==> flow/design.v <==
`timescale 1ns / 1ps
module signalReceive(clk, rst, SCK, MOSI, byteReceived, dataByte, SSEL);
input clk;
input rst;
input SCK, SSEL, MOSI;
output byteReceived;
output [7:0] dataByte;
reg [2:0] bitcnt;
reg byte_received;   
reg [7:0] byte_data_received;
assign byteReceived = byte_received;
assign dataByte = byte_data_received;
reg [2:0] SCKr;  
reg [2:0] SSELr;  
reg [1:0] MOSIr; 
always @(posedge clk) 
begin
  if (rst)
    SCKr <= 3'b000;
  else
    SCKr <= {SCKr[1:0], SCK};
end
wire SCK_risingedge = (SCKr[2:1]==2'b01);   
wire SCK_fallingedge = (SCKr[2:1]==2'b10);   
always @(posedge clk) 
begin
  if (rst)
    SSELr <= 3'b111;
  else
    SSELr <= {SSELr[1:0], SSEL};
end
wire SSEL_active = ~SSELr[1];   
wire SSEL_startmessage = (SSELr[2:1]==2'b10);   
wire SSEL_endmessage = (SSELr[2:1]==2'b01);   
always @(posedge clk) 
begin
  MOSIr <= {MOSIr[0], MOSI};
end
wire MOSI_data = MOSIr[1];
always @(posedge clk)
begin
  if(rst)
  begin
    bitcnt <= 3'b000;
  end
  else if(~SSEL_active)
  begin
    bitcnt <= 3'b000;
  end
  else
  begin
    if(SCK_risingedge)
    begin
      bitcnt <= bitcnt + 3'b001;
      byte_data_received <= {byte_data_received[6:0], MOSI_data};
    end
  end
end
always @(posedge clk)
begin    
  if (rst)
    byte_received <= 1'b0;
  else
    byte_received <= SSEL_active && SCK_risingedge && (bitcnt==3'b111);
end 
endmodule
module sending(clk, rst, SCK, MISO, SSEL, data, signalReceived, byteSent);
input clk;
input rst;
input SCK;
output MISO;
input SSEL;
input [7:0] data;
input signalReceived;
output byteSent;
reg byte_sent;
assign byteSent = byte_sent;
reg [7:0] byte_data_sent;
reg byte_sent_2clk;
reg [2:0] cnt;
reg [2:0] SCKr;  
always @(posedge clk) 
begin
 if (rst)
   SCKr <= 3'b000;
 else
   SCKr <= {SCKr[1:0], SCK};
end
wire SCK_risingedge = (SCKr[2:1]==2'b01);   
wire SCK_fallingedge = (SCKr[2:1]==2'b10);   
reg [2:0] SSELr;  
always @(posedge clk) 
begin
  if (rst)
    SSELr <= 3'b111;
  else
    SSELr <= {SSELr[1:0], SSEL};
end
wire SSEL_active = ~SSELr[1];   
wire SSEL_startmessage = (SSELr[2:1]==2'b10);   
wire SSEL_endmessage = (SSELr[2:1]==2'b01);   
always @(posedge clk) 
begin
  if(rst)
  begin
    cnt <= 3'b000;
    byte_data_sent <= 8'h00;
  end
  else if(signalReceived)
  begin
    if(~SSEL_active) 
    begin
      cnt<=3'b000;   
    end
    else
    begin
      if(byte_sent_2clk)
      begin
        byte_data_sent <= data;
      end
      if(SCK_risingedge)
      begin
        cnt <= cnt + 3'b001;
        byte_data_sent <= {byte_data_sent[6:0], 1'b0};
      end
    end
  end
end
always @(posedge clk)
begin
  if(rst)
  begin
    byte_sent_2clk <= 1'b0;
    byte_sent <= 1'b0;
  end
  else if(signalReceived)
  begin
    if (byte_sent_2clk)
    begin
      byte_sent_2clk <= 1'b0;
    end
    if (byte_sent)
    begin
      byte_sent_2clk <= 1'b1;
      byte_sent <= SSEL_active && SCK_risingedge && (cnt==3'b111);
    end
    else
    begin
      byte_sent <= SSEL_active && SCK_risingedge && (cnt==3'b111);
    end
  end
end
assign MISO = byte_data_sent[7];   
endmodule
`timescale 1ns / 1ps
module signalProcess(clk, rst, SCK, MOSI, MISO, SSEL);
input clk;
input rst;
input SCK, SSEL, MOSI;
output MISO;
wire [7:0] dataByte;
wire [7:0] sendByte;
reg [7:0] compressedX [63:0];
reg [6:0] inputCounter;
wire byte_received;
reg signalReceived;
wire byteSent;
integer i;
integer j;
assign sendByte = compressedX[j[5:0]];
signalReceive srA(.clk(clk), .rst(rst), .SCK(SCK), .MOSI(MOSI), .byteReceived(byte_received), .dataByte(dataByte), .SSEL(SSEL));
always @(posedge clk)
begin 
  if(rst)
  begin
    i <= 0;
    inputCounter <= 7'b0000000;
  end
  else if(~signalReceived)
  begin
    if(byte_received)
    begin
      i <= i+1;
      inputCounter <= inputCounter + 7'b0000001; 
    end
  end
end
always @(posedge clk)
begin 
  if(~rst && ~signalReceived && byte_received && i >= 0 && i < 64)
    compressedX[i[5:0]] <= dataByte;
end
always @(posedge clk)
begin
  if(rst)
    signalReceived <= 1'b0;
  else
    signalReceived <= (inputCounter == 7'b1000000);
end
sending sB(.clk(clk), .rst(rst), .SCK(SCK), .MISO(MISO), .SSEL(SSEL), .data(sendByte), .signalReceived(signalReceived), .byteSent(byteSent));
always @(posedge clk)
begin
  if(rst)
    j <= -1;
  else if(signalReceived)
  begin
    if(byteSent)
    begin
      j <= j+1;
    end 
  end
end
endmodule
Settings: LEC_CHECK=0, CAP_MARGIN=0, CORE_MARGIN=2, CORE_UTILIZATION=72, CTS_CLUSTER_DIAMETER=305, CTS_CLUSTER_SIZE=13, PLACE_DENSITY_LB_ADDON=0.15, SETUP_SLACK_MARGIN=0.35, SLEW_MARGIN=40; clock period 2.52 ns.
run.sh (not shown) runs the stock make flow with config.mk's settings and CLKGATE_MAP_FILE=.
Rerun with:
CAP_MARGIN = 25   (was 0)
CELL_PAD_IN_SITES_GLOBAL_PLACEMENT = 0   (was unset)
CORE_ASPECT_RATIO = 0.91   (was unset)
CTS_CLUSTER_DIAMETER = 25   (was 305)
CTS_CLUSTER_SIZE = 46   (was 13)
GPL_ROUTABILITY_DRIVEN = 1   (was unset)
GPL_TIMING_DRIVEN = 1   (was unset)
MIN_ROUTING_LAYER = met1   (was unset)
PLACE_DENSITY_LB_ADDON = 0.0   (was 0.15)
SETUP_SLACK_MARGIN = 0.72   (was 0.35)
SLEW_MARGIN = 20   (was 40)
After rerunning: The changed run died in clock tree synthesis. Synthesized area does not change. Die area is about the same. Synthesized cell count stays the same.
Rerun with:
ABC_AREA = 1   (was unset)
CAP_MARGIN = 20   (was 25)
CELL_PAD_IN_SITES_GLOBAL_PLACEMENT = unset   (was 0)
CORE_ASPECT_RATIO = unset   (was 0.91)
CTS_CLUSTER_DIAMETER = 282   (was 25)
CTS_CLUSTER_SIZE = 10   (was 46)
GPL_ROUTABILITY_DRIVEN = unset   (was 1)
GPL_TIMING_DRIVEN = unset   (was 1)
MIN_ROUTING_LAYER = unset   (was met1)
PLACE_DENSITY = 0.35   (was unset)
PLACE_DENSITY_LB_ADDON = unset   (was 0.0)
SETUP_SLACK_MARGIN = 0.75   (was 0.72)
After rerunning:
- With this change the flow finished with timing, DRC and antenna clean
- synthesized cell count rose by 66%
- area after synthesis climbs by 3.6%
- die area goes up by 3.5%
Rerun with:
ABC_AREA = unset   (was 1)
CTS_CLUSTER_DIAMETER = 364   (was 282)
CTS_CLUSTER_SIZE = 13   (was 10)
PLACE_DENSITY = unset   (was 0.35)
PLACE_DENSITY_LB_ADDON = 0.15   (was unset)
SETUP_SLACK_MARGIN = 0.35   (was 0.75)
Outcome:
- The changed run completed without violations
- total power is lower by about 9%
- final area fell by 11%
- setup slack is worse by 0.044 ns
- routed wire length falls by 24%
Rerun with:
ABC_AREA = 1   (was unset)
CTS_CLUSTER_DIAMETER = 282   (was 364)
CTS_CLUSTER_SIZE = 10   (was 13)
PLACE_DENSITY = 0.38   (was unset)
PLACE_DENSITY_LB_ADDON = unset   (was 0.15)
SETUP_SLACK_MARGIN = 0.52   (was 0.35)
Worst setup slack improves by 0.14 ns.
First-iteration DRC count climbs by 39%.
Register-to-register slack improves by 0.14 ns.
Total power climbs by 10%.
Synthesized cell count climbs by 66%.
Fmax climbs by 6.7%.
No activity file was given, so power comes from the tool's default toggle rates.
